==> v26 <==
Design milestone1, start of the top module:
module milestone1 (
	input logic CLOCK_50_I,                    
	input logic resetn,
	input  logic            M1_en,
	output  logic            M1_end,
	output logic   [17:0]   SRAM_address,
	input  logic   [15:0]   SRAM_read_data,
	output logic   [15:0]   SRAM_write_data,
	output logic            SRAM_we_n
);
==> flow/config.mk <==
export PLATFORM = sky130hd
export DESIGN_NAME = milestone1
export DESIGN_NICKNAME = milestone1
export VERILOG_FILES = /design/flow/design.v
export SDC_FILE = /design/flow/constraint.sdc
export NUM_CORES = 4
export LEC_CHECK = 0
export ABC_AREA = 1
export CAP_MARGIN = 15
export CORE_MARGIN = 2
export CORE_UTILIZATION = 66
export CTS_CLUSTER_SIZE = 72
export MAX_ROUTING_LAYER = met4
export SLEW_MARGIN = 30
==> flow/constraint.sdc <==
create_clock -name core_clock -period 9.92 [get_ports {CLOCK_50_I}]
set_input_delay 1.9840 -clock core_clock [delete_from_list [all_inputs] [get_ports {CLOCK_50_I}]]
set_output_delay 1.9840 -clock core_clock [all_outputs]
set_load 0.01 [all_outputs]
run.sh (not shown) runs the stock make flow with config.mk's settings and CLKGATE_MAP_FILE=.
==> v32: changes against v26 <==
ABC_AREA = unset   (was 1)
CTS_CLUSTER_SIZE = unset   (was 72)
SLEW_MARGIN = 20   (was 30)
==> flow/constraint.sdc (replaced) <==
create_clock -name core_clock -period 8.46 [get_ports {CLOCK_50_I}]
set_input_delay 1.6920 -clock core_clock [delete_from_list [all_inputs] [get_ports {CLOCK_50_I}]]
set_output_delay 1.6920 -clock core_clock [all_outputs]
set_load 0.01 [all_outputs]
==> v11: changes against v26 <==
ABC_AREA = unset   (was 1)
CAP_MARGIN = 20   (was 15)
CORE_UTILIZATION = 65   (was 66)
CTS_CLUSTER_SIZE = unset   (was 72)
MAX_ROUTING_LAYER = unset   (was met4)
SLEW_MARGIN = 20   (was 30)
==> flow/constraint.sdc (replaced) <==
create_clock -name core_clock -period 10.2 [get_ports {CLOCK_50_I}]
set_input_delay 2.0400 -clock core_clock [delete_from_list [all_inputs] [get_ports {CLOCK_50_I}]]
set_output_delay 2.0400 -clock core_clock [all_outputs]
set_load 0.01 [all_outputs]
==> v30: changes against v26 <==
ABC_AREA = unset   (was 1)
CORE_UTILIZATION = 71   (was 66)
CTS_CLUSTER_SIZE = unset   (was 72)
MAX_ROUTING_LAYER = unset   (was met4)
SLEW_MARGIN = 20   (was 30)
==> flow/constraint.sdc (replaced) <==
create_clock -name core_clock -period 8.34 [get_ports {CLOCK_50_I}]
set_input_delay 1.6680 -clock core_clock [delete_from_list [all_inputs] [get_ports {CLOCK_50_I}]]
set_output_delay 1.6680 -clock core_clock [all_outputs]
set_load 0.01 [all_outputs]
==> impl_metrics.json <==
{
  "outcome": "no timing/DRC/antenna violations",
  "top_cells_by_area": "dfrtp_1 24%, fa_1 14%, ha_1 10%, inv_1 5.2%, a21oi_1 4.6%",
  "comb-cell-share_pct": 61.0,
  "dp_slack_ns": -0.261,
  "crit_cells": 47,
  "worst_slack_ns": 0.253,
  "critPathSlowestCell": "fa_1",
  "final-comb-area_um2": 43800
}
(the above is from v11)
==> impl_metrics.json <==
{
  "dp_slack_ns": -1.83,
  "num_rows": 109,
  "port_buffers": 54,
  "top_usage_layer": "met2",
  "floorplan.core_util_pct": 71.3,
  "gr-total-overflow": 20,
  "outcome": "did not finish",
  "cts_buffers": 73,
  "common_cells": "869 x inv_1, 728 x nor2_1, 623 x nand2_1",
  "top_cells_by_area": "dfrtp_1 24%, fa_1 14%, ha_1 10%, inv_1 5.2%, a21oi_1 4.6%",
  "ys_chip_area_um2": 62700,
  "syn-instance-count": 7323,
  "run.stop_error": "[ERROR GRT-0116] Global routing finished with congestion. Check the congestion regions in the DRC Viewer.",
  "synth.cellmix.simpleShare_pct": 14.3,
  "yosysUniqueCellTypes": 116,
  "stop_stage": "global routing",
  "yosysCellCount": 7323,
  "top_logic_kind": "adder cells"
}
(the above is from v30)
==> impl_metrics.json <==
{
  "outcome": "did not finish",
  "stop_stage": "global routing",
  "die_area_um2": 97500,
  "dp_slack_ns": -1.78,
  "core_um2": 94600,
  "yosysMostFrequentCell": "inv_1",
  "top_cells_by_area": "dfrtp_1 24%, fa_1 14%, ha_1 10%, inv_1 5.2%, a21oi_1 4.6%",
  "enable_flop_cells": 16,
  "yosysUniqueCellTypes": 116,
  "compound_area_share_pct": 20.4,
  "clockBufferDepth": 3,
  "postCtsResizedCells": 556,
  "common_cells": "869 x inv_1, 728 x nor2_1, 623 x nand2_1",
  "top_logic_kind": "adder cells",
  "place_congestion": 1.06,
  "ys_seq_share_pct": 24.6,
  "cts_buffers": 74
}
(the above is from v32)
==> impl_metrics.json <==
{
  "dp_slack_ns": 0.139,
  "outcome": "no timing/DRC/antenna violations",
  "final-comb-area_um2": 43800,
  "top_cells_by_area": "dfrtp_1 22%, fa_1 13%, nand2_1 12%, inv_1 10%, ha_1 9.8%",
  "synth.cellmix.simpleShare_pct": 23.7,
  "comb-cell-share_pct": 59.2,
  "crit_cells": 48,
  "worst_slack_ns": 0.275,
  "seq_share_pct": 20.8
}
(the above is from v26)
